===== flow/run.sh =====
#!/bin/bash
# the make line also repeats each setting of config.mk as NAME=value (left out here)
make -C /OpenROAD-flow-scripts/flow DESIGN_CONFIG=/design/flow/config.mk WORK_HOME=/design/flow/orfs CLKGATE_MAP_FILE= finish

===== flow/config.mk =====
export PLATFORM = sky130hd
export DESIGN_NAME = top
export DESIGN_NICKNAME = top
export VERILOG_FILES = /design/flow/design.v
export SDC_FILE = /design/flow/constraint.sdc
export NUM_CORES = 4
export LEC_CHECK = 0
export CAP_MARGIN = 20
export CORE_MARGIN = 2
export CORE_UTILIZATION = 72
export SETUP_SLACK_MARGIN = -0.38
export SLEW_MARGIN = 20

===== flow/constraint.sdc =====
create_clock -name core_clock -period 5.35 [get_ports {clk}]
set_input_delay 1.0700 -clock core_clock [delete_from_list [all_inputs] [get_ports {clk}]]
set_output_delay 1.0700 -clock core_clock [all_outputs]
set_load 0.01 [all_outputs]

===== flow/design.v =====
`timescale 1ns / 1ps
module adder(
    input wire [7:0] in1,
    input wire [7:0] in2,
    input wire sub,  
    output wire [7:0] out
    );
    reg [7:0] tmp;
    wire s0,s1,s2,s3,s4,s5,s6,s7;
    wire co0,co1,co2,co3,co4,co5,co6,co7;
    fa f0(in1[0],in2[0],1'b0,s0,co0);
    fa f1(in1[1],in2[1],co0,s1,co1);
    fa f2(in1[2],in2[2],co1,s2,co2);
    fa f3(in1[3],in2[3],co2,s3,co3);
    fa f4(in1[4],in2[4],co3,s4,co4);
    fa f5(in1[5],in2[5],co4,s5,co5);
    fa f6(in1[6],in2[6],co5,s6,co6);
    fa f7(in1[7],in2[7],co6,s7,co7);  
    assign out = {s7,s6,s5,s4,s3,s2,s1,s0} + sub;
endmodule 
module fa( input A,
       input B,
       input CIN,
       output S,
       output COUT
       );
       assign S = A^B^CIN;
       assign COUT = (A&B) | (CIN&A) | (CIN&B);
endmodule
`timescale 1ns / 1ps
module multiplier(
    input wire [7:0] in1,
    input wire [7:0] in2,
    output wire [7:0] out 
    );
    wire [8:0] A_out1, A_out2, A_out3, A_out4, A_out5, A_out6, A_out7, A_out8;
    wire [7:0] Q_out1, Q_out2, Q_out3, Q_out4, Q_out5, Q_out6, Q_out7, Q_out8;
    wire q0_1, q0_2, q0_3, q0_4, q0_5, q0_6, q0_7, q0_8; 
    Booth B1 (
        9'h000,in1,in2,1'b0,
        A_out1,Q_out1,q0_1
        );
    Booth B2 (
        A_out1,in1,Q_out1,q0_1,
        A_out2,Q_out2,q0_2
        );
    Booth B3 (
        A_out2,in1,Q_out2,q0_2,
        A_out3,Q_out3,q0_3
        );
    Booth B4 (
        A_out3,in1,Q_out3,q0_3,
        A_out4,Q_out4,q0_4
        );
    Booth B5 (
        A_out4,in1,Q_out4,q0_4,
        A_out5,Q_out5,q0_5
        );
    Booth B6 (
        A_out5,in1,Q_out5,q0_5,
        A_out6,Q_out6,q0_6
        );
    Booth B7 (
        A_out6,in1,Q_out6,q0_6,
        A_out7,Q_out7,q0_7
        );
    Booth B8 (
        A_out7,in1,Q_out7,q0_7,
        A_out8,Q_out8,q0_8
        );
    assign out = A_out8[7:0];  
endmodule
module Booth(
    input [8:0] A_in,
    input [7:0] M,
    input [7:0] Q_in,
    input  q0,
    output reg [8:0] A_out,
    output reg [7:0] Q_out,
    output reg q0_out
    );
    wire [8:0] sum, diff;
    assign sum = A_in + {M[7], M};
    assign diff = A_in - {M[7], M};
    always@(A_in,Q_in,M,q0,sum,diff)
    begin
        case({Q_in[0],q0})
            2'b00,2'b11: {A_out, Q_out, q0_out} = {A_in[8], A_in, Q_in};
            2'b01: {A_out, Q_out, q0_out} = {sum[8], sum, Q_in};
            default: {A_out, Q_out, q0_out} = {diff[8], diff, Q_in};
        endcase
    end
endmodule
`timescale 1ns / 1ps
module register(
    input wire [7:0] din,
    input wire clk,
    input wire reset,
    input wire ld,
    output reg [7:0] data
    );
    always@(posedge clk or posedge reset)
    begin
        if(reset == 1)
            data <= 0;
        else if(ld == 1)
            data <= din;
    end
endmodule
`timescale 1ns / 1ps
module controller(
    input wire clk,
    input wire reset,
    output reg [3:0] state,
    output reg [9:0] load, mul_en, add1_en, add2_en, mul_read, add1_read, add2_read  
    );
    parameter [3:0] s1 = 4'b0000,
                    s2 = 4'b0001,
                    s3 = 4'b0011,
                    s4 = 4'b0010,
                    s5 = 4'b0110,
                    s6 = 4'b0111,
                    s7 = 4'b1111,
                    s8 = 4'b1110,
                    s9 = 4'b1010,
                    s10 = 4'b1011,
                    s11 = 4'b1001,
                    s12 = 4'b1000;
    reg not_first_flag;  
    always@(posedge clk or posedge reset)
    begin
        if(reset)
            begin
                state <= s1;
                not_first_flag <= 1'b0;
            end
        else
        begin
            if(state == s3)
                not_first_flag <= 1'b1;
            case(state)
                s1: state <= s2;
                s2: state <= s3;
                s3: state <= s4;
                s4: state <= s5;
                s5: state <= s6;
                s6: state <= s7;
                s7: state <= s8;
                s8: state <= s9;
                s9: state <= s10;
                s10: state <= s11;
                s11: state <= s12;
                s12: state <= s1;
                default: state <= s1;
            endcase
        end       
    end
    always@(*)
    begin
        load = 0;
        mul_en = 0;
        add1_en = 0;
        add2_en = 0;
        mul_read = 0;
        add1_read = 0;
        add2_read = 0;
        case(state)
            s1: 
                begin
                    load = 10'b0000000001;
                    if(not_first_flag)
                    begin
                        mul_en = 0; 
                        add1_en = 10'b1000001000; 
                        add2_en = 10'b0001000100; 
                        mul_read = 0; 
                        add1_read = 10'b0000000100;
                        add2_read = 0;
                    end
                end
            s2: 
                begin
                    load = 10'b0000000010;
                    if(not_first_flag)
                    begin
                        mul_en = 0; 
                        add1_en = 0; 
                        add2_en = 10'b0010001000; 
                        mul_read = 0; 
                        add1_read = 10'b0000001000;
                        add2_read = 0;
                    end
                end
            s3:
                begin
                    load = 10'b0000000100; 
                    mul_en = 0; 
                    add1_en = 0; 
                    add2_en = 0; 
                    mul_read = 0; 
                    add1_read = 0;
                    add2_read = 0;
                end
            s4:
                begin
                    load = 10'b0000001000;
                    mul_en = 0;
                    add1_en = 0; 
                    add2_en = 0; 
                    mul_read = 0;
                    add1_read = 0;
                    add2_read = 0;
                end
            s5:
                begin
                    load = 10'b0000010000;
                    mul_en = 0;
                    add1_en = 0; 
                    add2_en = 0; 
                    mul_read = 0;
                    add1_read = 0;
                    add2_read = 0;
                end
            s6:
                begin
                    load = 10'b0000100000;
                    mul_en = 10'b0000010001;  
                    add1_en = 0; 
                    add2_en = 0; 
                    mul_read = 0;
                    add1_read = 0;
                    add2_read = 0;
                end
            s7:
                begin
                    load = 10'b0001000000;
                    mul_en = 10'b0000100010;  
                    add1_en = 0; 
                    add2_en = 0; 
                    mul_read = 10'b0000000001;  
                    add1_read = 0;
                    add2_read = 0;
                end
            s8:
                begin
                    load = 10'b0010000000;  
                    mul_en = 10'b0001000100;  
                    add1_en = 0; 
                    add2_en = 0; 
                    mul_read = 10'b0000000010;  
                    add1_read = 0;
                    add2_read = 0;
                end
            s9:
                begin
                    load = 10'b0100000000;  
                    mul_en = 10'b0010001000;  
                    add1_en = 0; 
                    add2_en = 0; 
                    mul_read = 10'b0000000100;  
                    add1_read = 0;
                    add2_read = 0;
                end
            s10:
                begin
                    load = 10'b1000000000;  
                    mul_en = 0; 
                    add1_en = 10'b0100000001; 
                    add2_en = 0; 
                    mul_read = 10'b0000001000;  
                    add1_read = 0;
                    add2_read = 0;
                end
            s11:
                begin
                    load = 10'b0100000000;  
                    mul_en = 0; 
                    add1_en = 10'b1000000010; 
                    add2_en = 10'b0000010001; 
                    mul_read = 0; 
                    add1_read = 10'b0000000001;
                    add2_read = 0;
                end
            s12:
                begin
                    load = 10'b1000000000;  
                    mul_en = 0; 
                    add1_en = 10'b0100000100; 
                    add2_en = 10'b0000100010; 
                    mul_read = 0; 
                    add1_read = 10'b0000000010;
                    add2_read = 0;
                end
            default: 
                load = 0;
        endcase
    end
endmodule
`timescale 1ns / 1ps
module datapath(
    input wire clk,
    input wire reset,
    input wire [3:0] state,
    input wire [7:0] next_in,
    input wire [9:0] load, mul_en, add1_en, add2_en, mul_read, add1_read, add2_read,  
    output wire [7:0] r1,r2,r3,r4,r5,r6,r7,r8,r9,r10,  
    output reg [7:0] f
    );
    parameter [3:0] s1 = 4'b0000,
                    s2 = 4'b0001,
                    s3 = 4'b0011,
                    s4 = 4'b0010,
                    s5 = 4'b0110,
                    s6 = 4'b0111,
                    s7 = 4'b1111,
                    s8 = 4'b1110,
                    s9 = 4'b1010,
                    s10 = 4'b1011,
                    s11 = 4'b1001,
                    s12 = 4'b1000;
    wire [7:0] sum1,sum2,prod;  
    reg [7:0] add11,add12,add21,add22,mul1,mul2;
    reg not_first_flag;  
    adder A1(add11,add12,1'b0,sum1);  
    adder A2(add21,~add22,1'b1,sum2);  
    multiplier M1(mul1,mul2,prod);
    register reg1((load[0]) ? next_in : (mul_read[0]) ? prod : (add1_read[0]) ? sum1 : (add2_read[0]) ? sum2 : 8'b0,
        clk,reset,
        load[0] || mul_read[0] || add1_read[0] || add2_read[0],
        r1);
    register reg2((load[1]) ? next_in : (mul_read[1]) ? prod : (add1_read[1]) ? sum1 : (add2_read[1]) ? sum2 : 8'b0,
        clk,reset,
        load[1] || mul_read[1] || add1_read[1] || add2_read[1],
        r2);
    register reg3((load[2]) ? next_in : (mul_read[2]) ? prod : (add1_read[2]) ? sum1 : (add2_read[2]) ? sum2 : 8'b0,
        clk,reset,
        load[2] || mul_read[2] || add1_read[2] || add2_read[2],
        r3);
    register reg4((load[3]) ? next_in : (mul_read[3]) ? prod : (add1_read[3]) ? sum1 : (add2_read[3]) ? sum2 : 8'b0,
        clk,reset,
        load[3] || mul_read[3] || add1_read[3] || add2_read[3],
        r4);
    register reg5((load[4]) ? next_in : (mul_read[4]) ? prod : (add1_read[4]) ? sum1 : (add2_read[4]) ? sum2 : 8'b0,
        clk,reset,
        load[4] || mul_read[4] || add1_read[4] || add2_read[4],
        r5);
    register reg6((load[5]) ? next_in : (mul_read[5]) ? prod : (add1_read[5]) ? sum1 : (add2_read[5]) ? sum2 : 8'b0,
        clk,reset,
        load[5] || mul_read[5] || add1_read[5] || add2_read[5],
        r6);
    register reg7((load[6]) ? next_in : (mul_read[6]) ? prod : (add1_read[6]) ? sum1 : (add2_read[6]) ? sum2 : 8'b0,
        clk,reset,
        load[6] || mul_read[6] || add1_read[6] || add2_read[6],
        r7);
    register reg8((load[7]) ? next_in : (mul_read[7]) ? prod : (add1_read[7]) ? sum1 : (add2_read[7]) ? sum2 : 8'b0,
        clk,reset,
        load[7] || mul_read[7] || add1_read[7] || add2_read[7],
        r8);
    register reg9((load[8]) ? next_in : (mul_read[8]) ? prod : (add1_read[8]) ? sum1 : (add2_read[8]) ? sum2 : 8'b0,
        clk,reset,
        load[8] || mul_read[8] || add1_read[8] || add2_read[8],
        r9);
    register reg10((load[9]) ? next_in : (mul_read[9]) ? prod : (add1_read[9]) ? sum1 : (add2_read[9]) ? sum2 : 8'b0,
        clk,reset,
        load[9] || mul_read[9] || add1_read[9] || add2_read[9],
        r10);
    always@(posedge clk or posedge reset)
    begin
        if(reset)
        begin
            f <= 0;     
            not_first_flag <= 1'b0;
        end
        else
        begin
            case(state)
                s1, s2, s3:
                    if(not_first_flag)
                        f <= sum2;
                s4:
                    not_first_flag <= 1'b1;
                s12:
                    f <= sum2;
                default: ;
            endcase
        end
    end
    always@(posedge clk)
    begin
        case(state)
            s1:
                begin
                    if(not_first_flag)
                    begin
                        add11 <= r4;
                        add12 <= r10;
                        add21 <= sum1;
                        add22 <= r7;
                    end
                end
            s2:
                begin
                    if(not_first_flag)
                    begin
                        add21 <= sum1;
                        add22 <= r8;
                    end
                end
            s6:  
                begin
                    mul1 <= r1;
                    mul2 <= r5;
                end
            s7:  
                begin
                    mul1 <= r2;
                    mul2 <= r6;
                end
            s8:  
                begin
                    mul1 <= r3;
                    mul2 <= r7;
                end
            s9:  
                begin
                    mul1 <= r4;
                    mul2 <= r8;
                end
            s10:  
                begin
                    add11 <= r1;
                    add12 <= r9;
                end
            s11:  
                begin
                    add11 <= r2;
                    add12 <= r10;
                    add21 <= sum1;
                    add22 <= r5;
                end
            s12:  
                begin
                    add11 <= r3;
                    add12 <= r9;
                    add21 <= sum1;
                    add22 <= r6;
                end
            default: ;
        endcase
    end
endmodule
`timescale 1ns / 1ps
module top(
    input wire clk,
    input wire reset,
    input wire [7:0] next_in,
    output wire [7:0] f
    );
    wire [7:0] r1,r2,r3,r4,r5,r6,r7,r8,r9,r10;  
    wire [9:0] load, mul_en, add1_en, add2_en, mul_read, add1_read, add2_read;
    wire [3:0] state;
    controller C1(
        clk,
        reset,
        state,
        load, mul_en, add1_en, add2_en, mul_read, add1_read, add2_read  
    );
    datapath DP1(
        clk,
        reset,
        state,
        next_in,
        load, mul_en, add1_en, add2_en, mul_read, add1_read, add2_read,  
        r1,r2,r3,r4,r5,r6,r7,r8,r9,r10,  
        f
    );
endmodule

==> run summary, run 1 <==
This memo summarizes the results of the implementation run.

Clock tree
No sink is reached through more buffers than the 2 on the longest clock path. The clock root buffer is sky130_fd_sc_hd__clkbuf_16. The hold buffer count at cts is 0. The total number of clock tree sinks is 142. Counting the buffers created by CTS gives 17. The clock tree synthesis step divided the H-tree into 4 levels.

Logic synthesis
The synthesized design contains 48 enable-type register cells. The post-synthesis share of cell area spent on full adders, half adders and majority gates is 0.0991. Yosys shows that the main logic family after synthesis is AND-OR/OR-AND gates. The warning tally printed by Yosys for this design is 4. The cell area that synthesis handed to floorplanning was 11800 µm². The mean cell area of the mapped netlist is 9.17 µm². Of the total synthesized cell area, the portion taken by XOR and XNOR cells is 0.0909.

Of all flip-flops after synthesis, the portion carrying an async set or reset was 0.662. The biggest area consumer among synthesized cells is sky130_fd_sc_hd__dfrtp_1. In the Yosys stats the netlist draws on 97 distinct library cells. The post-synthesis cell count is 1286.

The post-synthesis chip area from yosys is 11800 µm². In this run, the synthesized area fraction spent on and/or/nand/nor cells is recorded as 0.168. The area fraction in mux cells is 0.0825.

The commonest cells after synthesis are sky130_fd_sc_hd__nand2_1 (160), sky130_fd_sc_hd__nor2_1 (106), sky130_fd_sc_hd__dfrtp_1 (94). Yosys reported a register bit count of 142. The share of the yosys chip area belonging to registers is 0.322. Synthesis produced a netlist with a net count of 1378.

The top cell type by instance count after synthesis is sky130_fd_sc_hd__nand2_1. Among all flip-flop cells after synthesis, the most frequent one is sky130_fd_sc_hd__dfrtp_1. The complex-gate fraction of the synthesized area is 0.193. The number of cells in Yosys stat is 1286. The fraction of post-synthesis cell area in the top cell type by area is 0.200. The main area contributors are sky130_fd_sc_hd__dfrtp_1 (20%), sky130_fd_sc_hd__edfxtp_1 (12%), sky130_fd_sc_hd__mux2_2 (6.9%).

Die
The effective utilization at floorplan is 0.739. Row generation in the floorplan step produced 46 rows. The horizontal die dimension is 132 µm. The floorplan step defined a die boundary enclosing 17400 µm².

The I/O pin count is 18. According to the floorplan report, the placeable core area is 15900 µm². The vertical die size is 132 µm.

Run status
Per the run summary, the flow got no further than global routing. The first error in the log reads "[ERROR GRT-0116] Global routing finished with congestion. Check the congestion regions in the DRC Viewer". The run stopped with a tool error.

Global routing
The total overflow left after global routing is 77. The global-route usage over all layers is 0.782.

Placed design
The sum of net half-perimeters after detailed placement is 28700 µm. The final estimated routing congestion in global placement is 1.02. The number of placed instances with taps included is 1696. The placement-stage cell area is 14000 µm².

Buffers placed on the I/O ports in this run total 17.
[per-stage QoR]
stage               TNS [ps]  utilization  setup slack [ps]
floorplan            -120710            -             -5240
global placement     -135070        0.881             -4950
detailed placement   -145830        0.881             -5270
CTS                  -136930        0.951             -5070
[routing by layer]
metal,GRT overflow,track usage
met5,0,0.169
met4,40,0.828
met3,2,0.632
met2,34,0.948
met1,1,0.773
[timing repair]
action,in CTS
setup endpoints to repair,32
pin swaps,43
gates cloned,0
setup buffers,29
resized,69
==> inputs of run 2 (changes only) <==
Settings changed: CELL_PAD_IN_SITES_GLOBAL_PLACEMENT set to 1, CTS_CLUSTER_DIAMETER set to 54, CTS_CLUSTER_SIZE set to 61, PLACE_DENSITY_LB_ADDON set to 0.03, SETUP_SLACK_MARGIN -0.38 to 0.2, TNS_END_PERCENT set to 5.
Clock period 5.35 ns to 3.94 ns, I/O delays scaled along.
==> run 2 against run 1 <==
- the flow stops in global placement without I/O
- area after synthesis stayed put
- die size stayed put
- synthesized cell count stayed put
==> run summary, run 2 <==
This memo summarizes the results of the implementation run.

Die
The effective utilization at floorplan is 0.739 (unchanged). The total core area came to 15900 µm² (unchanged). The standard-cell row count was 46 (unchanged). The vertical die size is 132 µm (unchanged). The horizontal die dimension is 132 µm (unchanged). The chip area is 17400 µm² (unchanged).

Logic synthesis
The post-synthesis cell count is 1286 (unchanged). The proportion of register bits with asynchronous set or reset after synthesis is 0.662 (unchanged). Looking at area per cell type in the netlist, the leader is sky130_fd_sc_hd__dfrtp_1. The share of the synthesized netlist area taken by xor and xnor gates is 0.0909 (unchanged). The synthesized flop and latch total is 142 (unchanged). The count of flip-flops with a built-in enable after synthesis is 48 (unchanged).

The area fraction in mux cells came to 0.0825 (unchanged). The commonest register cell is sky130_fd_sc_hd__dfrtp_1. The mean cell area of the mapped netlist came to 9.17 µm² (unchanged). Ranked by total cell area, the synthesized netlist is headed by sky130_fd_sc_hd__dfrtp_1 (20%), sky130_fd_sc_hd__edfxtp_1 (12%), sky130_fd_sc_hd__mux2_2 (6.9%).

The top logic cell family in the synthesized netlist is AND-OR/OR-AND gates. The post-synthesis share of cell area spent on full adders, half adders and majority gates is 0.0991 (unchanged). The share of the yosys chip area belonging to registers was 0.322 (unchanged). The net count of the mapped netlist is 1378 (unchanged). The area share of and/or/nand/nor cells after synthesis is 0.168 (unchanged).

The number of cells in Yosys stat is 1286 (unchanged). In the synthesized netlist, the cells that appear most often are sky130_fd_sc_hd__nand2_1 (160), sky130_fd_sc_hd__nor2_1 (106), sky130_fd_sc_hd__dfrtp_1 (94). The number of distinct library cells after synthesis is 97 (unchanged). The yosys synthesis warning count is 4 (unchanged). The fraction of post-synthesis cell area in the top cell type by area is 0.200 (unchanged).

The synthesized area is 11800 µm² (unchanged). The post-synthesis chip area from yosys was 11800 µm² (unchanged). The complex-gate fraction of the synthesized area is 0.193 (unchanged). The top cell type by instance count after synthesis is sky130_fd_sc_hd__nand2_1.

Run status
The flow did not finish. The stage where the run came to a stop is global placement without I/O. The tool reported: "[ERROR FLW-0024] Place density exceeds 1.0 (current PLACE_DENSITY_LB_ADDON =  0.03). Please check if the value of  PLACE_DENSITY_LB_ADDON is between 0 and 0.99".
==> inputs of run 3 (changes only) <==
Settings changed: ABC_AREA set to 1, CELL_PAD_IN_SITES_GLOBAL_PLACEMENT 1 to 2, CORE_UTILIZATION 72 to 30, CTS_CLUSTER_DIAMETER 54 to 351, CTS_CLUSTER_SIZE 61 to 98, PLACE_DENSITY_LB_ADDON 0.03 to unset, SETUP_SLACK_MARGIN 0.2 to 1.83, SLEW_MARGIN 20 to 35, TNS_END_PERCENT 5 to 30.
Clock period 3.94 ns to 10.0 ns, I/O delays scaled along.
==> run 3 against run 2 <==
- the run now finishes clean
- die size is 140% higher
- synthesized cell count is 29% higher
- area after synthesis increased by 0.13%
==> run summary, run 3 <==
Summary of implementation figures.

Die
The standard-cell row count is 72 (+57%). The total core area is 38700 µm² (+140%). The I/O pin count is 18. The chip area is 40900 µm² (+140%). The effective utilization at floorplan is 0.305 (-0.435). The vertical die size came to 202 µm (+53%).

The horizontal die dimension was 202 µm (+53%).

Global routing
The sum of overflow across all layers after global routing is 0. The met3 track utilization from global routing is 0.0184. The global-route wire length before repair is 66500 µm. The number of global-route vias before repair came to 11300.

The met2 usage is 0.385. Routing resource usage on met1 recorded by global route was 0.267. The pin count of the biggest net entering global routing is 54.

The number of antenna violations at the first check in global routing is 0. The global-route usage over all layers is 0.211. met2 is the most crowded layer.

Logic synthesis
The number of cells in Yosys stat came to 1657 (+29%). The post-synthesis chip area from yosys was 11800 µm² (+0.13%). The number of distinct library cells after synthesis is 44 (-55%). The synthesized flop and latch total is 142 (unchanged).

The post-synthesis share of cell area spent on full adders, half adders and majority gates was 0.0990 (-0.000126). The share of the yosys chip area belonging to registers was 0.321 (-0.000409). The mean cell area of the mapped netlist was 7.12 µm² (-22%). The proportion of register bits with asynchronous set or reset after synthesis came to 0.662 (unchanged). The commonest register cell after synthesis is sky130_fd_sc_hd__dfrtp_1. The post-synthesis cell count is 1657 (+29%). The net count of the mapped netlist is 1749 (+27%). The synthesized area was 11800 µm² (+0.13%).

Yosys reports that the most numerous cell types are sky130_fd_sc_hd__nand2_1 (523), sky130_fd_sc_hd__inv_1 (183), sky130_fd_sc_hd__nand3_1 (145). The synthesis report lists the most area-consuming cells as sky130_fd_sc_hd__dfrtp_1 (20%), sky130_fd_sc_hd__nand2_1 (17%), sky130_fd_sc_hd__edfxtp_1 (12%). The count of flip-flops with a built-in enable after synthesis is 48 (unchanged). The share of the synthesized netlist area taken by xor and xnor gates is 0.0245 (-0.0664). The biggest area consumer among synthesized cells is sky130_fd_sc_hd__dfrtp_1. The complex-gate fraction of the synthesized area was 0.134 (-0.0587). By area, the combinational part of the netlist is dominated by simple AND/OR/NAND/NOR gates.

The yosys synthesis warning count was 4 (unchanged). sky130_fd_sc_hd__nand2_1 is the most common cell in the netlist. The area share of and/or/nand/nor cells after synthesis is 0.342 (+0.174). The fraction of post-synthesis cell area in the top cell type by area came to 0.199 (-0.000254).

The area fraction in mux cells is 0.000848 (-0.0816).

Clock tree
The hold buffer count at cts is 0. The insertion delay to the later sink of the worst-skew pair is 440 ps. The number of buffers inserted during clock tree synthesis is 17.

Looking at the worst setup and hold paths, the clock pins of their registers show a slew of 60 ps. TritonCTS built the clock tree. The maximum buffer depth of the clock tree is 2. The total number of clock tree sinks is 142. The H-tree depth reported by CTS is 4. CTS placed an instance of sky130_fd_sc_hd__clkbuf_16 at the clock tree root.

Critical path
The end of the worst register-to-register path is DP1.reg4.data[6]. STA lists the startpoint of the worst register-to-register path as DP1.mul1[0]. The largest fanout on the critical path is 4. On the critical path the data arrives at 8400 ps. The worst-case reg-to-reg setup slack stands at 1900 ps. The worst path buffer plus inverter count is 7. The worst setup path is captured at a flip-flop. For reference, the critical path is captured by DP1.reg4.data[6].

For reference, the most critical setup path is categorized as flip-flop to flip-flop. The kind of cell with the highest combined delay on the critical path is AND-OR/OR-AND gates. The worst setup path is launched from a flip-flop. The critical-path cell with the highest stage delay is sky130_fd_sc_hd__edfxtp_1. The required time of the critical path is 10310 ps. The worst reg-to-reg path cell count is 50. The cell seen most often among critical-path stages is sky130_fd_sc_hd__a21oi_2. The largest single stage delay on the critical path is 450 ps. In this run the number of cells on the critical path is 50.

The critical path starts at DP1.mul1[0].

Placed design
Port buffering added 17 buffers. Detailed placement ended at an HPWL of 32400 µm. The number of placed instances with taps included is 2178. Routability-driven placement finished with a final weighted congestion of 0.797.

Min path
Counting instances, the worst hold path has a depth of 2. The worst hold path class is flip-flop to flip-flop. The worst min-delay path startpoint is DP1.reg10.data[1]. The endpoint with the worst hold slack is DP1.reg10.data[1].

Detailed routing
The first detailed-routing pass took 5 iterations. The number of violations reported at the end of detailed-routing iteration 0 is 539. The remaining design rule violation count is 0. The routed wire length is 42800 µm.

Using the TritonRoute via totals, the vias-per-cell ratio works out to 4.96. Antenna repair during routing inserted a diode count of 0. The number of nets with antenna violations after detailed routing is 0. The via count is 11300. TritonRoute output was used to compute an average wire per cell of 18.8 µm.

Final timing
Measured against its own limit, the worst slew margin works out to 0.407. For this run, the final setup violation count is recorded as 0. The total negative slack is 0 ps. Setup repair after global routing could not meet its margin everywhere. The flow reports an fmax of 0.124 GHz. The final critical-path required period is 8100 ps. Between clock sinks in the finished design, the worst skew comes to 6.05 ps. Of the available clock period, the critical path in the final layout requires 0.810.

The final count of hold timing violations is 0. The final max-slew violation count is 0. The pin closest to its max-slew limit shows a slew of 885 ps.

Layout
The final layout net count is 1839. The area growth from synthesis to layout is 27.6%. The count of cells in the finished layout, fillers not included, comes to 2278.

Power
The switching part of the total is 0.309. The sequential share of power is 0.427. The combinational power reported by the tool is 0.464 mW. The top power consumer group is registers.

The internal power consumption is 1.29 mW. The total sequential power is 0.798 mW. The net switching power in the latest report is 0.578 mW. The clock network consumes a total of 0.606 mW.

The share of total power dissipated in the clock network is 0.324. For this design the ratio of total power to cell area is 124 nW/µm². The peak ir drop on the vdd network is 0.125 mV.

The leakage dissipation is 6.71 nW. Of the total power, combinational logic draws 0.249.

Run
Across the run, the number of max-cap violations was 0. The tool warning count for the run is 29.

Run status
The run finished with no timing, DRC or antenna violations.
## run 3: layout make-up
class                   instances  area [µm²]
well taps                     518         648
flip-flops and latches        142        3790
inverters                     188         729
repair buffers                115         953
clock buffers                  27         534
clock inverters                 5        27.5
fillers                      4198       23700
multi-input cells            1283        8370
## run 3: per-stage QoR
stage,total power [mW],util,hold WS (ps),setup WS [ps],cell area [µm²]
floorplan,1.08,-,434,1880,11800
detailed placement,1.28,0.327,471,301,12700
finish,1.87,0.389,484,1900,15100
global route,1.97,0.389,505,1400,15100
global placement,1.28,0.327,466,234,12700
CTS,1.89,0.369,489,1830,14300
## run 3: repair_timing
action	4_1_cts	5_1_grt
endpoints found under the setup margin	32	32
pin swaps	66	107
buffers inserted	37	31
resized	154	114
## run 3: per-layer routing
metal / part of all wire / up-vias / routed length, µm
met4: 0.021 / 0 / 918
met2: 0.51 / 181 / 21900
met3: 0.027 / 42 / 1170
met1: 0.44 / 5365 / 18800
met5: 0 / - / 0
li1: - / 5707 / -
==> inputs of run 4 (changes only) <==
Settings changed: CELL_PAD_IN_SITES_DETAIL_PLACEMENT set to 1, CELL_PAD_IN_SITES_GLOBAL_PLACEMENT 2 to unset, CORE_UTILIZATION 30 to 40, CTS_CLUSTER_DIAMETER 351 to 96, CTS_CLUSTER_SIZE 98 to 42, GPL_ROUTABILITY_DRIVEN set to 0, MAX_ROUTING_LAYER set to met4, MIN_ROUTING_LAYER set to met2, SETUP_SLACK_MARGIN 1.83 to unset, SLEW_MARGIN 35 to 30, TNS_END_PERCENT 30 to 15.
Clock period 10.0 ns to 18.0 ns, I/O delays scaled along.
==> run 4 against run 3 <==
- still clean
- flip-flop count is the same
- cell area shrank 14%
- first-iteration DRC count grew to 6.6 times the previous value
- highest routed layer unchanged
==> run summary, run 4 <==
Summary of implementation figures.

Critical path
The reg2reg setup slack is 7670 ps (+5770 ps). The critical path startpoint is DP1.mul1[0]. The launch point of the worst reg-to-reg path is DP1.mul1[0]. STA classifies the critical path endpoint as a flip-flop.

The critical-path cell with the highest stage delay is sky130_fd_sc_hd__o31ai_1. The critical path startpoint category is a flip-flop. The largest fanout on the critical path came to 9 (+5). The kind of critical path is flip-flop to flip-flop. The data arrival time of the critical path is 10670 ps (+2270 ps). Among cell families on the critical path, the largest total delay comes from AND-OR/OR-AND gates. For reference, the critical path is captured by DP1.reg2.data[5].

The cell count along the critical path is 45 (-10%). The worst path buffer plus inverter count is 7 (unchanged). The endpoint identified for the worst register-to-register timing path is DP1.reg2.data[5].

The biggest cell delay along the critical path came to 550 ps (+100 ps). The required time of the critical path is 18340 ps (+8030 ps). The worst reg-to-reg path cell count is 45 (-10%).

Min path
The endpoint with the worst hold slack is DP1.f[1]. The worst hold path depth is 2 (unchanged). The worst hold path class is flip-flop to flip-flop. The worst hold path begins at DP1.f[1].

Power
The switching part of the total was 0.334 (+0.0242). The relative contribution of combinational cells to total power is 0.258 (+0.009). The total sequential power came to 0.452 mW (-43%). The internal power consumption is 0.726 mW (-44%). The peak ir drop on the vdd network is 0.0744 mV (-40%). The switching power summed over all nets is 0.363 mW (-37%). The leakage dissipation is 6.10 nW (-9.1%). The total power divided by cell area is 84.3 nW/µm² (-32%). The clock group power is 0.356 mW (-41%). The sequential share of power is 0.415 (-0.012). The clock network power share is 0.327 (+0.003).

The combinational gate power is 0.281 mW (-39%). The total power after layout is 1.09 mW (-42%). The top power consumer group is registers.

Final timing
The actual slew at the worst max-slew pin is 1200 ps (+319 ps). The final worst hold slack is 484 ps (-0.703 ps). The final critical-path required period is 10330 ps (+2230 ps).

The worst-case headroom to the max-slew limit is 0.194 (-0.213). The peak clock frequency supported by timing is 0.0968 GHz (-22%). The final max-slew violation count was 0 (unchanged). The final count of negative-setup-slack endpoints is 0 (unchanged). The total negative slack is 0 ps (unchanged).

The worst clock skew was 12.7 ps (+6.69 ps). The final count of hold timing violations is 0 (unchanged). The part of the cycle the worst path needs is 0.574 (-0.236). Setup repair after global routing left no endpoint under its margin.

Die
The effective utilization at floorplan is 0.409 (+0.104). The total core area is 28900 µm² (-26%). The vertical die size was 176 µm (-13%). The I/O pin count is 18 (unchanged). The horizontal die dimension is 176 µm (-13%). The standard-cell row count was 62 (-14%).

The chip area is 30900 µm² (-25%).

Logic synthesis
The post-synthesis cell count came to 1657 (unchanged). The synthesized flop and latch total was 142 (unchanged). The post-synthesis chip area from yosys was 11800 µm² (unchanged). The biggest area consumer among synthesized cells is sky130_fd_sc_hd__dfrtp_1. The synthesized area came to 11800 µm² (unchanged). The proportion of register bits with asynchronous set or reset after synthesis came to 0.662 (unchanged). Per the synth stats, the flop cell with the highest instance count is sky130_fd_sc_hd__dfrtp_1.

The complex-gate fraction of the synthesized area came to 0.134 (unchanged). The area fraction in mux cells is 0.000848 (unchanged). The commonest cells after synthesis are sky130_fd_sc_hd__nand2_1 (523), sky130_fd_sc_hd__inv_1 (183), sky130_fd_sc_hd__nand3_1 (145). The share of the synthesized netlist area taken by xor and xnor gates is 0.0245 (unchanged). The count of flip-flops with a built-in enable after synthesis is 48 (unchanged).

The share of the yosys chip area belonging to registers is 0.321 (unchanged). The mean cell area of the mapped netlist came to 7.12 µm² (unchanged). The net count of the mapped netlist is 1749 (unchanged). The fraction of post-synthesis cell area in the top cell type by area is 0.199 (unchanged). Sorting the synthesized cells by area gives the leading types as sky130_fd_sc_hd__dfrtp_1 (20%), sky130_fd_sc_hd__nand2_1 (17%), sky130_fd_sc_hd__edfxtp_1 (12%). The area share of and/or/nand/nor cells after synthesis is 0.342 (unchanged).

For this run the top cell type by instance count after synthesis was sky130_fd_sc_hd__nand2_1. The post-synthesis share of cell area spent on full adders, half adders and majority gates is 0.0990 (unchanged). The yosys synthesis warning count is 4 (unchanged). The number of cells in Yosys stat is 1657 (unchanged). Among the non-sequential cells, simple AND/OR/NAND/NOR gates take the most area.

The number of distinct library cells after synthesis is 44 (unchanged).

Clock tree
The insertion delay to the later sink of the worst-skew pair was 440 ps (about the same). The post-CTS clock slew at the launch and capture registers of the worst setup and hold paths is 70 ps (about the same). The CTS tree is yes. The H-tree depth reported by CTS is 4 (unchanged). The cell sitting at the root of the clock tree is a sky130_fd_sc_hd__clkbuf_16. The maximum buffer depth of the clock tree came to 2 (unchanged).

The number of buffers inserted during clock tree synthesis is 17 (unchanged). The post-CTS setup repair buffer count is 0 (-100%). The cell resize tally after clock tree synthesis is 0 (-100%). The hold buffer count at cts was 0 (unchanged). The total number of clock tree sinks was 142 (unchanged).

Run status
The run finished with no timing, DRC or antenna violations.

Global routing
The sum of overflow across all layers after global routing is 0 (unchanged). The pin count of the biggest net entering global routing was 54 (unchanged). The global-route usage over all layers is 0.433 (+0.222). The number of antenna violations at the first check in global routing came to 0 (unchanged). The global-route wire length before repair is 66700 µm (+0.24%). The number of global-route vias before repair was 17900 (+58%).

Layout
The post-route cell area came to 12900 µm² (-14%). Relative to the synthesized area, the layout overhead comes to 9.40%. The final layout net count was 1750 (-4.8%). The number of cells in the finished layout apart from fillers is 2055 (-9.8%).

Detailed routing
The number of nets with antenna violations after detailed routing is 0 (unchanged). The count of inserted antenna diode cells is 0 (unchanged). The remaining design rule violation count is 0 (unchanged). The via-per-instance ratio is 7.92 (+60%).

The routed wire length is 42000 µm (-1.8%). The via count is 16300 (+44%). The number of violations reported at the end of detailed-routing iteration 0 came to 3568 (+560%). The post-detailed-route wirelength per cell was 20.4 µm (+8.8%).

The number of detailed-route iterations in the first pass is 36 (+31).

Placed design
The number of port buffers was 17 (unchanged). The sum of net half-perimeters after detailed placement is 29800 µm (-8.1%). The number of placed instances with taps included came to 2023 (-7.1%). The placement-stage cell area is 12300 µm² (-2.9%).

Run
The number of warnings in the stage logs came to 28 (-3.4%). The number of max-capacitance violations reported is 0 (unchanged).
[run 4: area by class of cell]
type / instances / area, µm²
fill: 3708 / 15900
multi-input combinational: 1283 / 7120
sequential: 142 / 3790
inverter: 188 / 708
tap: 384 / 480
clock buffer: 21 / 460
timing repair buffer: 26 / 238
clock inverter: 11 / 114
[run 4: metrics by stage]
step	setup slack [ps]	utilization
after floorplan	9490	-
after global placement	8340	0.427
after detailed placement	8050	0.427
after CTS	8010	0.447
after global routing	6780	0.447
final	7670	0.447
[run 4: per-layer routing]
metal  share of wire  track usage
met5               0            -
met4            0.13        0.124
met3            0.37        0.514
met2            0.50        0.520
met1               0            -
==> inputs of run 5 (changes only) <==
Settings changed: CELL_PAD_IN_SITES_DETAIL_PLACEMENT 1 to unset, CELL_PAD_IN_SITES_GLOBAL_PLACEMENT set to 0, CORE_UTILIZATION 40 to 72, CTS_CLUSTER_DIAMETER 96 to 133, CTS_CLUSTER_SIZE 42 to 20, GPL_ROUTABILITY_DRIVEN 0 to unset, HOLD_SLACK_MARGIN set to 0.29, MAX_ROUTING_LAYER met4 to unset, MIN_ROUTING_LAYER met2 to unset, PLACE_DENSITY_LB_ADDON set to 0.2, SETUP_SLACK_MARGIN set to -0.29, SLEW_MARGIN 30 to 20, TNS_END_PERCENT 15 to unset.
Clock period 18.0 ns to 8.15 ns, I/O delays scaled along.
==> run 5 against run 4 <==
- the flow now stops in global routing
- synthesized cell count stayed put
- die size fell by 44%
- area after synthesis stayed put
==> run summary, run 5 <==
This memo summarizes the results of the implementation run.

Logic synthesis
The share of the synthesized netlist area taken by xor and xnor gates was 0.0245 (unchanged). The mean cell area of the mapped netlist is 7.12 µm² (unchanged). The synthesized flop and latch total was 142 (unchanged). Post-synth the commonest register cell is sky130_fd_sc_hd__dfrtp_1. The post-synthesis cell count is 1657 (unchanged). The main area contributors are sky130_fd_sc_hd__dfrtp_1 (20%), sky130_fd_sc_hd__nand2_1 (17%), sky130_fd_sc_hd__edfxtp_1 (12%). The count of flip-flops with a built-in enable after synthesis is 48 (unchanged). After synthesis, the largest family of logic cells by area is simple AND/OR/NAND/NOR gates. The net count of the mapped netlist is 1749 (unchanged). The area share of and/or/nand/nor cells after synthesis came to 0.342 (unchanged). The synthesized design spends more area on one cell type than any other, namely sky130_fd_sc_hd__dfrtp_1. The synthesized area was 11800 µm² (unchanged).

In the synthesized netlist, the cells that appear most often are sky130_fd_sc_hd__nand2_1 (523), sky130_fd_sc_hd__inv_1 (183), sky130_fd_sc_hd__nand3_1 (145). For this run the top cell type by instance count after synthesis was sky130_fd_sc_hd__nand2_1. The share of the yosys chip area belonging to registers came to 0.321 (unchanged). The number of distinct library cells after synthesis is 44 (unchanged). The proportion of register bits with asynchronous set or reset after synthesis is 0.662 (unchanged). The post-synthesis share of cell area spent on full adders, half adders and majority gates is 0.0990 (unchanged). The post-synthesis chip area from yosys is 11800 µm² (unchanged). The area fraction in mux cells is 0.000848 (unchanged). The number of cells in Yosys stat is 1657 (unchanged). The yosys synthesis warning count is 4 (unchanged). The fraction of post-synthesis cell area in the top cell type by area came to 0.199 (unchanged). The complex-gate fraction of the synthesized area is 0.134 (unchanged).

Placed design
The sum of net half-perimeters after detailed placement was 29300 µm (-1.8%). The number of port buffers is 17 (unchanged). The final estimated routing congestion in global placement is 0.953. The placement-stage cell area was 13400 µm² (+9.0%).

Global routing
The sum of overflow across all layers after global routing is 430. Overall routing resource usage recorded by global route was 0.916.

Die
The I/O pin count is 18 (unchanged). The chip area is 17400 µm² (-44%). The vertical die size came to 132 µm (-25%). The standard-cell row count is 46 (-26%). The effective utilization at floorplan is 0.740 (+0.331). The total core area was 15900 µm² (-45%). The horizontal die dimension is 132 µm (-25%).

Run status
The run stopped with a tool error. The first error in the log reads "[ERROR GRT-0232] Routing congestion too high. Check the congestion heatmap in the GUI". The stage where the run ended is global routing.

Clock tree
The maximum buffer depth of the clock tree was 2 (unchanged). The H-tree depth reported by CTS came to 4 (unchanged). The root buffer cell chosen for the clock tree is sky130_fd_sc_hd__clkbuf_16. The number of buffers inserted during clock tree synthesis is 17 (unchanged). The total number of clock tree sinks is 142 (unchanged). The hold buffer count at cts is 0 (unchanged).
run 5: per-layer routing:
| metal | track usage | GRT overflow |
|---|---|---|
| met5 | 0.428 | 1 |
| met2 | 1.05 | 253 |
| met3 | 0.803 | 19 |
| met1 | 0.884 | 5 |
| met4 | 1.00 | 152 |
run 5: stage by stage:
step	utilization	std cells	setup slack [ps]	hold WS, ps	setup TNS, ps
2_1_floorplan	-	1657	-263	434	-1940
3_3_place_gp	0.842	2030	-419	455	-6110
3_5_place_dp	0.842	2030	-796	452	-14280
4_1_cts	0.902	2076	-279	490	-4330
run 5: what timing repair did:
action                                  in CTS
buffers inserted                            16
pin swaps                                   25
endpoints found under the setup margin      24
gates resized                               51
==> inputs of run 6 (changes only) <==
Settings changed: ABC_AREA 1 to unset, CAP_MARGIN 20 to 0, CELL_PAD_IN_SITES_DETAIL_PLACEMENT set to 0, CELL_PAD_IN_SITES_GLOBAL_PLACEMENT 0 to 3, CORE_UTILIZATION 72 to 40, CTS_CLUSTER_DIAMETER 133 to unset, CTS_CLUSTER_SIZE 20 to 73, HOLD_SLACK_MARGIN 0.29 to unset, PLACE_DENSITY_LB_ADDON 0.2 to 0.18, SETUP_SLACK_MARGIN -0.29 to 2.77.
Clock period 8.15 ns to 9.24 ns, I/O delays scaled along.
==> run 6 against run 5 <==
- the layout now fails its checks (setup timing)
- area after synthesis down 0.13%
- die size up 77%
- synthesized cell count down 22%
==> run summary, run 6 <==
Summary of implementation figures.

Run status
The run finished, with violations left. The report lists the violated layout checks as setup timing.

Clock tree
The number of buffers inserted during clock tree synthesis is 17 (unchanged). The clock root buffer is sky130_fd_sc_hd__clkbuf_16. TritonCTS built the clock tree. The hold buffer count at cts is 0 (unchanged). The maximum buffer depth of the clock tree is 2 (unchanged).

Per the post-CTS timing run, clock transition at the registers of the reported paths is 60 ps. At the later pin of the worst-skew pair, clock insertion delay measures 420 ps. The total number of clock tree sinks is 142 (unchanged). The H-tree depth reported by CTS is 4 (unchanged).

Logic synthesis
The net count of the mapped netlist was 1378 (-21%). The complex-gate fraction of the synthesized area came to 0.193 (+0.0587). The synthesized flop and latch total came to 142 (unchanged). The number of cells in Yosys stat is 1286 (-22%). The post-synthesis cell count came to 1286 (-22%). The count of flip-flops with a built-in enable after synthesis came to 48 (unchanged). Sorting the synthesized cells by how often they occur yields sky130_fd_sc_hd__nand2_1 (160), sky130_fd_sc_hd__nor2_1 (106), sky130_fd_sc_hd__dfrtp_1 (94). Among all cell types in the netlist, the one instantiated most often is sky130_fd_sc_hd__nand2_1. The proportion of register bits with asynchronous set or reset after synthesis is 0.662 (unchanged).

The share of the yosys chip area belonging to registers was 0.322 (+0.000409). The top logic cell family in the synthesized netlist is AND-OR/OR-AND gates. The area fraction in mux cells is 0.0825 (+0.0816). The area share of and/or/nand/nor cells after synthesis is 0.168 (-0.174). The fraction of post-synthesis cell area in the top cell type by area is 0.200 (+0.000254). The number of distinct library cells after synthesis came to 97 (+120%). Of all cell types, the one taking the most synthesized area is sky130_fd_sc_hd__dfrtp_1. The share of the synthesized netlist area taken by xor and xnor gates is 0.0909 (+0.0664). The commonest register cell after synthesis is sky130_fd_sc_hd__dfrtp_1. The post-synthesis chip area from yosys was 11800 µm² (-0.13%).

The yosys synthesis warning count is 4 (unchanged). The post-synthesis share of cell area spent on full adders, half adders and majority gates is 0.0991 (+0.000126). The mean cell area of the mapped netlist came to 9.17 µm² (+29%). Sorting the synthesized cells by area gives the leading types as sky130_fd_sc_hd__dfrtp_1 (20%), sky130_fd_sc_hd__edfxtp_1 (12%), sky130_fd_sc_hd__mux2_2 (6.9%).

The synthesized area is 11800 µm² (-0.13%).

Critical path
The cell seen most often among critical-path stages is sky130_fd_sc_hd__ha_4. The launch point of the worst reg-to-reg path is DP1.mul1[0]. The data arrival time reported for the critical path is 10720 ps. The critical path startpoint is DP1.mul1[0].

Per STA, the highest per-stage delay on the worst path measures 540 ps. The required time at the worst endpoint is listed as 9540 ps. The end of the worst register-to-register path is DP1.reg3.data[7].

The cell count along the critical path is 48. The worst setup path is captured at a flip-flop. The critical path startpoint category is a flip-flop. The number of buffers and inverters on the critical path is 5. On the critical path the largest part of the delay comes from AND-OR/OR-AND gates.

The capture point of the critical path was reported as DP1.reg3.data[7]. Per the STA report, the cell with the highest stage delay on the worst path is sky130_fd_sc_hd__or4_4. The reg2reg setup slack is -1190 ps. The kind of critical path is flip-flop to flip-flop. The worst reg-to-reg path cell count is 48. Looking at the critical path, the highest net fanout was 5.

Final timing
The final count of hold timing violations is 0. The final worst hold slack is 488 ps. The final count of negative-setup-slack endpoints is 20.

After layout, the worst setup slack is -1190 ps. Setup repair after global routing could not meet its margin everywhere. The part of the cycle the worst path needs is 1.13.

The worst-case headroom to the max-slew limit is 0.268. Counting pins that exceed their max-slew limit in the final report gives 0. In the final run the clock tree shows a worst skew of 10.7 ps. The smallest clock period supported by the final layout is computed as 10430 ps. The actual slew at the worst max-slew pin is 1090 ps. The peak clock frequency supported by timing is 0.0959 GHz.

Min path
Checking hold timing, the worst path is listed with class flip-flop to flip-flop. Hold analysis shows the worst path with a depth of 2. The worst min-delay path startpoint is C1.not_first_flag. For hold timing, the worst endpoint is C1.not_first_flag.

Global routing
The first global-routing pass estimated 58900 µm of wire. Recorded from the global router log, the overflow total was 0. The number of global-route vias before repair came to 10700.

The pin count of the biggest net entering global routing is 79. Summed over all routing layers, the global router reports a total usage of 0.243. The number of antenna violations at the first check in global routing was 0.

Layout
The layout overhead on the synthesized area is 34.0%. The number of fill cells is 2702. The sequential cell area is 3790 µm². The final layout net count is 1647. The finished cells cover 15800 µm².

Per the layout area report, the combinational gate area comes to 8150 µm². The number of cells in the finished layout apart from fillers is 1952.

Die
The effective utilization at floorplan is 0.408 (-0.332). The chip area is 30900 µm² (+77%). The horizontal die dimension is 176 µm (+33%).

The standard-cell row count was 62 (+35%). The I/O pin count is 18 (unchanged). The total core area is 28900 µm² (+81%). The vertical die size is 176 µm (+33%).

Detailed routing
The via count is 10800. For this block, the routed nets add up to 36700 µm of wire. For this run, design rule violations remaining after detail routing come to 0. The number of nets with antenna violations after detailed routing is 0.

Per the detail_route report, routed wire per instance is 18.8 µm. The routed length on met1 is 16100 µm. The number of violations reported at the end of detailed-routing iteration 0 is 895. The met2 wire length is 18100 µm. The routed design uses 1570 µm of met3 wire. The script logs the ratio of routed vias to standard cells as 5.55. The first TritonRoute pass finished after 10 iterations. The highest metal layer used by the detailed router is met4. The count of inserted antenna diode cells is 0.

Placed design
The placement-stage cell area is 14300 µm² (+6.7%). The number of port buffers is 17 (unchanged). The worst slack after detailed placement was -1370 ps (-570 ps). The sum of net half-perimeters after detailed placement is 27600 µm (-5.7%). The number of placed instances with taps included is 1872 (-7.8%).

The final estimated routing congestion in global placement is 0.860 (-9.7%).

Power
The clock network power reported by the tool is 0.694 mW. Of the total power, the share spent switching nets is 0.307. The share of total power dissipated in the clock network is 0.335. Sequential power for this build is 0.885 mW.

The leakage dissipation is 6.89 nW. Of the total power, combinational logic draws 0.239. Internal power comes to 1.44 mW. The worst VDD IR drop from the latest analysis is 0.135 mV. The power report attributes to the sequential group a share of 0.427. The switching power summed over all nets is 0.636 mW. The largest share of the power goes to registers. The flow reported a cell area power density of 131 nW/µm². The combinational gate power is 0.494 mW. Total power for the finished layout comes to 2.07 mW.

Run
Max-cap violations in this run came to 0. The number of warnings in the stage logs is 31.
-- run 6: layer usage --
metal  track usage  up-vias
met5             0        -
met2         0.423      289
li1              -     5253
met1         0.318     5227
met4        0.0764        0
met3        0.0238       62
-- run 6: cell type report --
cell class                      count  area share
Clock buffer                       20      0.0303
Clock inverter                     12     0.00784
Inverter                           65      0.0159
Multi-Input combinational cell   1009       0.516
Sequential cell                   142       0.240
Tap cell                          384      0.0304
Timing Repair Buffer              320       0.159
-- run 6: metrics by stage --
step	utilization	setup TNS (ps)
6_report	0.547	-16230
5_1_grt	0.547	-30130
4_1_cts	0.532	-16890
3_5_place_dp	0.496	-21050
3_3_place_gp	0.496	-18700
2_1_floorplan	-	-11280
-- run 6: repair_timing --
item,in CTS,in global routing
buffers inserted,29,19
resized,45,62
pin swaps,36,44
setup endpoints to repair,32,32
==> inputs of run 7 (changes only) <==
Settings changed: ABC_AREA set to 1, CAP_MARGIN 0 to 15, CELL_PAD_IN_SITES_DETAIL_PLACEMENT 0 to unset, CELL_PAD_IN_SITES_GLOBAL_PLACEMENT 3 to unset, CTS_CLUSTER_DIAMETER set to 86, CTS_CLUSTER_SIZE 73 to unset, GPL_ROUTABILITY_DRIVEN set to 0, PLACE_DENSITY_LB_ADDON 0.18 to unset, SETUP_SLACK_MARGIN 2.77 to unset, SLEW_MARGIN 20 to 30.
Clock period 9.24 ns to 13.6 ns, I/O delays scaled along.
==> run 7 against run 6 <==
- the run now finishes clean
- combinational power is 34% lower
- first-iteration DRC count is 3.1% higher
- count of clock-buffer cells in the layout is 4 higher
- die size is 0.13% higher
- sequential power is 33% lower
- power is 33% lower
- flip-flop count stayed put
- global-route usage is 1.4 points lower
- sequential share of layout area is 5.3 points higher
- setup slack better by 4900 ps
==> run summary, run 7 <==
Summary of implementation figures.

Critical path
The required time of the critical path is 13930 ps (+4390 ps). Per the timing report, the most critical flop-to-flop path originates at DP1.mul1[0]. The critical path starts at DP1.mul1[0]. The cell count along the critical path is 45 (-6.3%). Per STA, the worst path accumulates the most delay in the family AND-OR/OR-AND gates.

The end of the critical path is DP1.reg2.data[5]. The reg2reg setup slack is 3670 ps (+4860 ps). The worst path buffer plus inverter count was 7 (+2). The critical path startpoint category is a flip-flop.

The biggest cell delay along the critical path is 520 ps (-20 ps). STA classifies the critical path endpoint as a flip-flop. The worst reg-to-reg path cell count is 45 (-6.3%). The end of the worst register-to-register path is DP1.reg2.data[5]. The critical-path cell with the highest stage delay is sky130_fd_sc_hd__xor2_1.

The largest fanout on the critical path is 9 (+4). The data arrival time of the critical path is 10250 ps (-470 ps). The critical path is of the flip-flop to flip-flop type.

Global routing
The sum of overflow across all layers after global routing was 0 (unchanged). The global-route usage over all layers is 0.228 (-0.0144). The global-route wire length before repair is 56000 µm (-5.0%).

The pin count of the biggest net entering global routing was 54 (-32%). The number of global-route vias before repair is 10600 (-0.90%). The number of antenna violations at the first check in global routing came to 0 (unchanged).

Final timing
The total negative slack is 0 ps (+16230 ps). Setup repair after global routing left no endpoint under its margin. The final max-slew violation count is 0 (unchanged). The worst clock skew is 13.6 ps (+2.90 ps). The actual slew at the worst max-slew pin is 975 ps (-115 ps). The final critical-path required period was 9930 ps (-500 ps). The part of the cycle the worst path needs is 0.730 (-0.398). The peak clock frequency supported by timing came to 0.101 GHz (+5.0%). The worst-case headroom to the max-slew limit is 0.348 (+0.0796). The worst setup margin was 3670 ps (+4860 ps). The final count of hold timing violations is 0 (unchanged).

The final count of negative-setup-slack endpoints was 0 (-100%).

Placed design
The worst slack after detailed placement is 3780 ps (+5140 ps). The sum of net half-perimeters after detailed placement is 25700 µm (-6.9%). The number of port buffers is 17 (unchanged). The placement-stage cell area is 12300 µm² (-14%).

Logic synthesis
The top logic cell family in the synthesized netlist is simple AND/OR/NAND/NOR gates. The area share of and/or/nand/nor cells after synthesis is 0.342 (+0.174). The post-synthesis share of cell area spent on full adders, half adders and majority gates came to 0.0990 (-0.000126). The synthesized area was 11800 µm² (+0.13%). The complex-gate fraction of the synthesized area is 0.134 (-0.0587). The net count of the mapped netlist is 1749 (+27%). The biggest area consumer among synthesized cells is sky130_fd_sc_hd__dfrtp_1. The area fraction in mux cells is 0.000848 (-0.0816).

After synthesis, the most frequently instantiated cells are sky130_fd_sc_hd__nand2_1 (523), sky130_fd_sc_hd__inv_1 (183), sky130_fd_sc_hd__nand3_1 (145). The mean cell area of the mapped netlist is 7.12 µm² (-22%). The share of the yosys chip area belonging to registers was 0.321 (-0.000409). The proportion of register bits with asynchronous set or reset after synthesis is 0.662 (unchanged). The count of flip-flops with a built-in enable after synthesis is 48 (unchanged). The synthesized flop and latch total is 142 (unchanged). The fraction of post-synthesis cell area in the top cell type by area is 0.199 (-0.000254). Ranked by total cell area, the synthesized netlist is headed by sky130_fd_sc_hd__dfrtp_1 (20%), sky130_fd_sc_hd__nand2_1 (17%), sky130_fd_sc_hd__edfxtp_1 (12%).

The post-synthesis chip area from yosys is 11800 µm² (+0.13%). The number of cells in Yosys stat is 1657 (+29%). The share of the synthesized netlist area taken by xor and xnor gates was 0.0245 (-0.0664). The yosys synthesis warning count is 4 (unchanged). The top cell type by instance count after synthesis is sky130_fd_sc_hd__nand2_1. Among all flip-flop cells after synthesis, the most frequent one is sky130_fd_sc_hd__dfrtp_1.

The post-synthesis cell count was 1657 (+29%). The number of distinct library cells after synthesis is 44 (-55%).

Die
The effective utilization at floorplan is 0.409 (+0.000520). The vertical die size is 176 µm (about the same). The I/O pin count is 18 (unchanged). The horizontal die dimension was 176 µm (about the same). The standard-cell row count was 62 (unchanged).

The total core area is 28900 µm² (unchanged). The chip area is 30900 µm² (+0.13%).

Power
The total sequential power is 0.589 mW (-33%). The top power consumer group is registers. The clock group power is 0.467 mW (-33%). The clock network power share is 0.338 (+0.003). The peak ir drop on the vdd network is 0.117 mV (-13%).

The combinational gate power is 0.327 mW (-34%). The total power divided by cell area came to 107 nW/µm² (-18%). The relative contribution of combinational cells to total power was 0.236 (-0.003). The sequential share of power was 0.426 (about the same).

The internal power consumption is 0.967 mW (-33%). The leakage dissipation is 6.12 nW (-11%). The switching power summed over all nets is 0.416 mW (-34%). The switching part of the total is 0.301 (-0.00559).

Detailed routing
The number of nets with antenna violations after detailed routing is 0 (unchanged). The routed wire length came to 34700 µm (-5.6%). The post-detailed-route wirelength per cell is 16.9 µm (-10%). The via-per-instance ratio was 5.44 (-2.0%). The number of violations reported at the end of detailed-routing iteration 0 is 923 (+3.1%). The number of detailed-route iterations in the first pass is 7 (-3). The count of inserted antenna diode cells is 0 (unchanged). The via count was 11200 (+3.2%). The remaining design rule violation count is 0 (unchanged).

Clock tree
The H-tree depth reported by CTS is 4 (unchanged). The cell resize tally after clock tree synthesis came to 0 (-100%). The number of buffers inserted during clock tree synthesis is 17 (unchanged). The post-CTS setup repair buffer count is 0 (-100%). Per the CTS log, the root buffer master is sky130_fd_sc_hd__clkbuf_16. The CTS tree is yes.

The total number of clock tree sinks is 142 (unchanged). The insertion delay to the later sink of the worst-skew pair is 420 ps (about the same). The hold buffer count at cts is 0 (unchanged). The post-CTS clock slew at the launch and capture registers of the worst setup and hold paths is 60 ps (about the same). The maximum buffer depth of the clock tree was 2 (unchanged).

Run status
The run finished with no timing, DRC or antenna violations.

Layout
The sequential cell area was 3790 µm² (unchanged). The post-route cell area came to 12900 µm² (-18%). The total area of multi-input combinational cells is 7110 µm² (-13%).

The layout overhead on the synthesized area is 9.50%. The final layout net count was 1750 (+6.3%). The number of fill cells is 2955 (+9.4%).

Min path
The worst min-delay path startpoint is C1.not_first_flag. The worst hold path class is flip-flop to flip-flop. For hold timing, the worst endpoint is C1.not_first_flag. The worst hold path depth was 2 (unchanged).

Run
The number of warnings in the stage logs is 28 (-9.7%). The number of max-capacitance violations reported was 0 (unchanged).
==> run 7: through the flow <==
step / total power [mW] / hold WS (ps) / instances / utilization
after floorplan: 0.797 / 434 / 1657 / -
after global placement: 0.917 / 454 / 2023 / 0.427
after detailed placement: 0.916 / 454 / 2023 / 0.427
after CTS: 1.39 / 471 / 2055 / 0.447
after global routing: 1.46 / 506 / 2055 / 0.448
final: 1.38 / 473 / 2055 / 0.448
==> run 7: area by class of cell <==
class                      count  area share
clock buffer                  24      0.0406
clock inverter                 8     0.00562
inverter                     188      0.0548
multi-input combinational   1283       0.550
sequential                   142       0.294
tap                          384      0.0372
timing repair buffer          26      0.0184
==> run 7: metal layers <==
layer  up-vias  routed length, µm  track usage
li1       5523                  -            -
met1      5245              15600        0.308
met2       351              16500        0.390
met3        55               1950       0.0316
met4         0                652       0.0517
met5         -                  0            0
==> inputs of run 8 (changes only) <==
Settings changed: CAP_MARGIN 15 to 20, CORE_UTILIZATION 40 to 72, CTS_CLUSTER_DIAMETER 86 to unset, GPL_ROUTABILITY_DRIVEN 0 to unset, PLACE_DENSITY_LB_ADDON set to 0.16, SETUP_SLACK_MARGIN set to 2.82, SLEW_MARGIN 30 to 20.
Clock period 13.6 ns to 10.7 ns, I/O delays scaled along.
==> run 8 against run 7 <==
- the flow now stops in global routing
- die size down 44%
- area after synthesis stayed put
- synthesized cell count stayed put
==> run summary, run 8 <==
This memo summarizes the results of the implementation run.

Run status
The run stopped with a tool error. Progress stopped at global routing. The tool reported: "[ERROR GRT-0232] Routing congestion too high. Check the congestion heatmap in the GUI".

Die
The standard-cell row count was 46 (-26%). The chip area is 17400 µm² (-44%). The total core area was 15900 µm² (-45%). The vertical die size is 132 µm (-25%). The horizontal die dimension is 132 µm (-25%). The effective utilization at floorplan is 0.740 (+0.331). The I/O pin count is 18 (unchanged).

Clock tree
The number of buffers inserted during clock tree synthesis is 17 (unchanged). The maximum buffer depth of the clock tree is 2 (unchanged). The total number of clock tree sinks came to 142 (unchanged). The H-tree depth reported by CTS is 4 (unchanged).

Looking at the clock tree report, the root buffer type is sky130_fd_sc_hd__clkbuf_16.

Logic synthesis
The synthesis stats list as the most numerous cell sky130_fd_sc_hd__nand2_1. The post-synthesis chip area from yosys is 11800 µm² (unchanged). The commonest cells after synthesis are sky130_fd_sc_hd__nand2_1 (523), sky130_fd_sc_hd__inv_1 (183), sky130_fd_sc_hd__nand3_1 (145). The top logic cell family in the synthesized netlist is simple AND/OR/NAND/NOR gates. The number of cells in Yosys stat is 1657 (unchanged). The complex-gate fraction of the synthesized area came to 0.134 (unchanged). The mean cell area of the mapped netlist is 7.12 µm² (unchanged). The count of flip-flops with a built-in enable after synthesis came to 48 (unchanged). The fraction of post-synthesis cell area in the top cell type by area is 0.199 (unchanged). The synthesized area is 11800 µm² (unchanged). The post-synthesis cell count is 1657 (unchanged). The commonest register cell after synthesis is sky130_fd_sc_hd__dfrtp_1.

The share of the synthesized netlist area taken by xor and xnor gates is 0.0245 (unchanged). The net count of the mapped netlist is 1749 (unchanged). The proportion of register bits with asynchronous set or reset after synthesis is 0.662 (unchanged).

The synthesized flop and latch total came to 142 (unchanged). The share of the yosys chip area belonging to registers came to 0.321 (unchanged). The area fraction in mux cells came to 0.000848 (unchanged). Sorting the synthesized cells by area gives the leading types as sky130_fd_sc_hd__dfrtp_1 (20%), sky130_fd_sc_hd__nand2_1 (17%), sky130_fd_sc_hd__edfxtp_1 (12%).

The number of distinct library cells after synthesis came to 44 (unchanged). The yosys synthesis warning count is 4 (unchanged). Sorting the Yosys area breakdown by cell type puts at the top sky130_fd_sc_hd__dfrtp_1. The post-synthesis share of cell area spent on full adders, half adders and majority gates came to 0.0990 (unchanged). The area share of and/or/nand/nor cells after synthesis came to 0.342 (unchanged).

Placed design
The sum of net half-perimeters after detailed placement is 25300 µm (-1.7%). Routability-driven placement finished with a final weighted congestion of 0.928. The number of placed instances with taps included came to 1855 (-8.3%). The placement-stage cell area is 12200 µm² (-0.97%). The number of port buffers is 17 (unchanged).

The worst slack after detailed placement is 1240 ps (-2530 ps).

Global routing
Overall routing resource usage recorded by global route was 0.866. The sum of overflow across all layers after global routing is 140.
[run 8: routing by layer]
| layer | GRT usage | GRT overflow |
|---|---|---|
| met4 | 0.894 | 58 |
| met3 | 0.772 | 3 |
| met2 | 0.978 | 70 |
| met5 | 0.506 | 0 |
| met1 | 0.849 | 9 |
[run 8: timing repair]
action                                 in CTS
setup endpoints to repair                  32
endpoints found under the hold margin       0
gates resized                             161
setup buffers                             105
pin swaps                                  96
cloned                                      0
hold buffers                                0
==> inputs of run 9 (changes only) <==
Settings changed: CELL_PAD_IN_SITES_GLOBAL_PLACEMENT set to 0, CTS_CLUSTER_DIAMETER set to 313, CTS_CLUSTER_SIZE set to 20, PLACE_DENSITY_LB_ADDON 0.16 to 0.04, SETUP_SLACK_MARGIN 2.82 to unset.
Clock period 10.7 ns to 7.81 ns, I/O delays scaled along.
==> run 9 against run 8 <==
- the run again fails in global routing
- area after synthesis did not move
- synthesized cell count did not move
- die size did not move
==> run summary, run 9 <==
This memo summarizes the results of the implementation run.

Logic synthesis
The area share of and/or/nand/nor cells after synthesis is 0.342 (unchanged). The biggest area contributor in the post-synthesis netlist is sky130_fd_sc_hd__dfrtp_1. The complex-gate fraction of the synthesized area is 0.134 (unchanged). The top cell type by instance count after synthesis is sky130_fd_sc_hd__nand2_1. For reference, the top cells by area after synthesis are sky130_fd_sc_hd__dfrtp_1 (20%), sky130_fd_sc_hd__nand2_1 (17%), sky130_fd_sc_hd__edfxtp_1 (12%).

Looking at the cell usage after synthesis, the top flip-flop cell is sky130_fd_sc_hd__dfrtp_1. The net count of the mapped netlist came to 1749 (unchanged). The mean cell area of the mapped netlist was 7.12 µm² (unchanged). The fraction of post-synthesis cell area in the top cell type by area is 0.199 (unchanged). The post-synthesis cell count was 1657 (unchanged).

The count of flip-flops with a built-in enable after synthesis was 48 (unchanged). The synthesized area came to 11800 µm² (unchanged). After synthesis, the largest family of logic cells by area is simple AND/OR/NAND/NOR gates. The number of cells in Yosys stat was 1657 (unchanged).

The share of the synthesized netlist area taken by xor and xnor gates is 0.0245 (unchanged). The post-synthesis share of cell area spent on full adders, half adders and majority gates came to 0.0990 (unchanged). The area fraction in mux cells is 0.000848 (unchanged). The synthesized flop and latch total was 142 (unchanged). The synthesis run shows the most used standard cells to be sky130_fd_sc_hd__nand2_1 (523), sky130_fd_sc_hd__inv_1 (183), sky130_fd_sc_hd__nand3_1 (145). The proportion of register bits with asynchronous set or reset after synthesis is 0.662 (unchanged). The number of distinct library cells after synthesis is 44 (unchanged). The post-synthesis chip area from yosys is 11800 µm² (unchanged). The share of the yosys chip area belonging to registers is 0.321 (unchanged). The yosys synthesis warning count is 4 (unchanged).

Placed design
The final estimated routing congestion in global placement is 0.980 (+5.6%). The number of port buffers came to 17 (unchanged). The placement-stage cell area came to 13800 µm² (+13%). The sum of net half-perimeters after detailed placement is 29400 µm (+16%). The worst slack after detailed placement is -844 ps (-2090 ps). The number of placed instances with taps included is 2060 (+11%).

Die
The effective utilization at floorplan came to 0.740 (unchanged). The vertical die size was 132 µm (unchanged). The horizontal die dimension is 132 µm (unchanged). The I/O pin count is 18 (unchanged).

The standard-cell row count is 46 (unchanged). The total core area is 15900 µm² (unchanged). The chip area is 17400 µm² (unchanged).

Clock tree
The number of buffers inserted during clock tree synthesis was 17 (unchanged). The maximum buffer depth of the clock tree is 2 (unchanged). The clock root buffer is sky130_fd_sc_hd__clkbuf_16. The H-tree depth reported by CTS came to 4 (unchanged). The hold buffer count at cts came to 0 (unchanged). The total number of clock tree sinks is 142 (unchanged).

Run status
The run stopped with a tool error. The tool reported: "[ERROR GRT-0116] Global routing finished with congestion. Check the congestion regions in the DRC Viewer". Per the run summary, the flow got no further than global routing.

Global routing
For this run the aggregate overflow at the end of global routing stands at 472. The global-route usage over all layers is 0.864.
==> run 9: repair_timing <==
action / 4_1_cts
gates resized: 132
buffers inserted: 54
hold endpoints to repair: 0
pin swaps: 87
endpoints found under the setup margin: 32
==> run 9: per-layer routing <==
metal	overflow	GRT usage
met1	18	0.823
met2	274	1.05
met3	6	0.664
met4	173	1.02
met5	1	0.292
Power figures rest on the tool's default switching activity, not on a simulated workload.
